## build 45
// miniRV
module miniRV (
    input   wire                clk,
    input   wire                rst,
    input   wire[31:0]      inst_i,
    input   wire[31:0]      mem_rdata_i,
    output  wire[13:0]   inst_addr_o,
    output  wire[15:0]          mem_addr_o,
    output  wire                mem_wen_o,
    output  wire[31:0]      mem_wdata_o,
    output          debug_wb_have_inst,    
    output [31:0]   debug_wb_pc,           
    output          debug_wb_ena,          
    output [4:0]    debug_wb_reg,          
    output [31:0]   debug_wb_value         
);
wire                pc_sel_i;
wire                id_pc_sel_o;
wire[15:0]          pc_br_addr_i;
wire[15:0]  pc_pc_o;
wire[15:0]  pc_pc4_o;
assign inst_addr_o = pc_pc_o[15:2];
wire[15:0]          ifid_pc_o;
wire[15:0]          ifid_pc4_o;
wire[31:0]      ifid_inst_o;
wire                idex_inst_valid_i;
wire[31:0]      idex_op1_i;
wire[31:0]      idex_op2_i;
wire[1:0]           idex_alu_sel_i;
wire[3:0]           idex_alu_op_i;
wire                idex_reg_wen_i;
wire[4:0]   idex_reg_waddr_i;
wire[1:0]           idex_wb_sel_i;
wire                idex_mem_wen_i;
wire[31:0]      idex_mem_wdata_i;
wire[31:0]      idex_op1_o;
wire[31:0]      idex_op2_o;
wire[1:0]           idex_alu_sel_o;
wire[3:0]           idex_alu_op_o;
wire                idex_reg_wen_o;
wire[4:0]   idex_reg_waddr_o;
wire[1:0]           idex_wb_sel_o;
wire[15:0]  idex_pc_o;
wire[15:0]  idex_pc4_o;
wire                idex_mem_wen_o;
wire[31:0]      idex_mem_wdata_o;
wire[31:0]      ex_data_forward_o;
wire                exmem_inst_valid_i;
wire                exmem_mem_wen_i;
wire[31:0]      exmem_mem_wdata_i;
wire                exmem_reg_wen_i;
wire[4:0]   exmem_reg_waddr_i;
wire[31:0]      exmem_alu_result_i;
wire[1:0]           exmem_wb_sel_i;
wire[15:0]          exmem_pc4_i;
wire                exmem_inst_valid_o;
wire                exmem_reg_wen_o;
wire[4:0]   exmem_reg_waddr_o;
wire[31:0]      exmem_alu_result_o;
wire[1:0]           exmem_wb_sel_o;
wire[15:0]          exmem_pc4_o;
wire[15:0]          exmem_pc_i;
wire[15:0]          exmem_pc_o;
  ...
Size in the first run: about 1,400 flip-flops, about 200 I/O pins.
Settings: LEC_CHECK=0, ABC_AREA=1, CAP_MARGIN=25, CELL_PAD_IN_SITES_DETAIL_PLACEMENT=2, CELL_PAD_IN_SITES_GLOBAL_PLACEMENT=2, CORE_ASPECT_RATIO=1.2, CORE_MARGIN=8, CORE_UTILIZATION=27, CTS_CLUSTER_DIAMETER=118, CTS_CLUSTER_SIZE=41, GPL_ROUTABILITY_DRIVEN=1, GPL_TIMING_DRIVEN=0, HOLD_SLACK_MARGIN=-0.03, MIN_ROUTING_LAYER=met2, SLEW_MARGIN=20, TNS_END_PERCENT=70; clock period 5.62 ns.
run.sh (not shown) runs the stock make flow with config.mk's settings and CLKGATE_MAP_FILE=.
Build 45 never completed; the flow aborted with a tool error in global routing.
## Diff of input files: build 88 against build 45
- GPL_ROUTABILITY_DRIVEN removed (was 1)
- ABC_AREA removed (was 1)
- MIN_ROUTING_LAYER removed (was met2)
- CELL_PAD_IN_SITES_GLOBAL_PLACEMENT removed (was 2)
- CORE_ASPECT_RATIO removed (was 1.2)
- TNS_END_PERCENT removed (was 70)
- CELL_PAD_IN_SITES_DETAIL_PLACEMENT removed (was 2)
- CORE_UTILIZATION changed from 27 to 40
- CORE_MARGIN changed from 8 to 2
- CAP_MARGIN changed from 25 to 20
- GPL_TIMING_DRIVEN removed (was 0)
- CTS_CLUSTER_SIZE removed (was 41)
- CTS_CLUSTER_DIAMETER removed (was 118)
- HOLD_SLACK_MARGIN removed (was -0.03)
- the clock period (ns, I/O delays scaled along) changed from 5.62 to 9.5
Results
Of build 45 and build 88, build 45 shows the lower area fraction in xor and xnor cells, with build 88 above it.
Build 88 vs build 45: post-synthesis instance total down in build 88
Build 88 ran to completion and came out clean on the timing, DRC and antenna checks.
In the tables for build 45 and build 88, placed cell count reads lower with build 88.
Between build 88 and build 45, the number of ports placed on the die boundary figures differ only marginally.
Cmp build 88 vs build 45: average cell area after synthesis higher in build 88
In the flow results for build 45 and build 88, the routability-driven placement congestion ratio is smaller on build 88.
Delta (build 88 minus build 45): post-cts repair resize count now sits lower.
Relative to build 45, the port buffer count measured on build 88 has increased slightly.
Chip area in the Yosys report in build 88 vs build 45: down 3.5%
--- input diff build 88..build 16 ---
- swapping 40 for 57 in CORE_UTILIZATION
- putting CTS_CLUSTER_SIZE at 24 where nothing was set
- putting TNS_END_PERCENT at 5 where nothing was set
- swapping 9.5 for 5.03 in the clock period (ns, I/O delays scaled along)
==> results <==
The flow completed for build 16, but it is not clean: the layout still shows negative setup slack.
Global-route met2 utilization: build 16 > build 88
Comparing build 88 against build 16, there is no change at all in number of remaining DRC errors.
Compared with build 88, build 16 shows a higher final core area utilization.
In the flow results for build 88 and build 16, the total number of cells along the worst setup path is larger on build 88.
For build 16, the critical path endpoint was u_if_id.pc_o[9]$_DFFE_PP0P_, unlike build 88, where it was u_pc.pc_o[4]$_DFFE_PP0N_.
Taking build 88 as the reference, in build 16 number of gates resized after cts shows an increase of 24, overall power consumption up 13 mW, count of buffering cells on the critical path with inverters included increased by 2 relative to the old numbers, layout overhead on the synthesized area increased by 11 points relative to the old numbers.
What build 67 does differently from build 16 at the input level:
- swapping 57 for 36 in CORE_UTILIZATION
- clearing TNS_END_PERCENT, which used to be 5
- clearing CTS_CLUSTER_SIZE, which used to be 24
- swapping 5.03 for 8.95 in the clock period (ns, I/O delays scaled along)
==> results <==
Compared with build 16, build 67 shows final area that has gone down by a little under 10%. Against build 16 as the reference, build 67 delivers a higher area fraction of clock buffers and clock inverters. Build 16 → build 67: mean routed wirelength per cell now smaller; total power now smaller; post-cts hold buffer count comparable. The final report for build 16 shows a completed flow and a layout that fails verification, specifically negative setup slack. Build 67 completed; timing, DRC and antenna clean.
Input-level comparison between build 14 and build 67:
- swapping 36 for 57 in CORE_UTILIZATION
- swapping 8.95 for 7.28 in the clock period (ns, I/O delays scaled along)
### Flow results
Final checks on build 14, whose flow otherwise completed, came back failing, citing negative setup slack.
The average detailed-routed wire length per instance number comes out higher for build 14 vs build 67.
Relative to build 67, leakage power of the design has increased by 4.4% in build 14.
Build 14 falls short of build 67 in final non-filler cell area.
Looking at setup slack across build 67 and build 14, the one that comes out higher is build 67.
Looking at wire length of the first global-routing pass, build 14 sits about 1.8% below build 67.
No activity file was given, so power comes from the tool's default toggle rates.
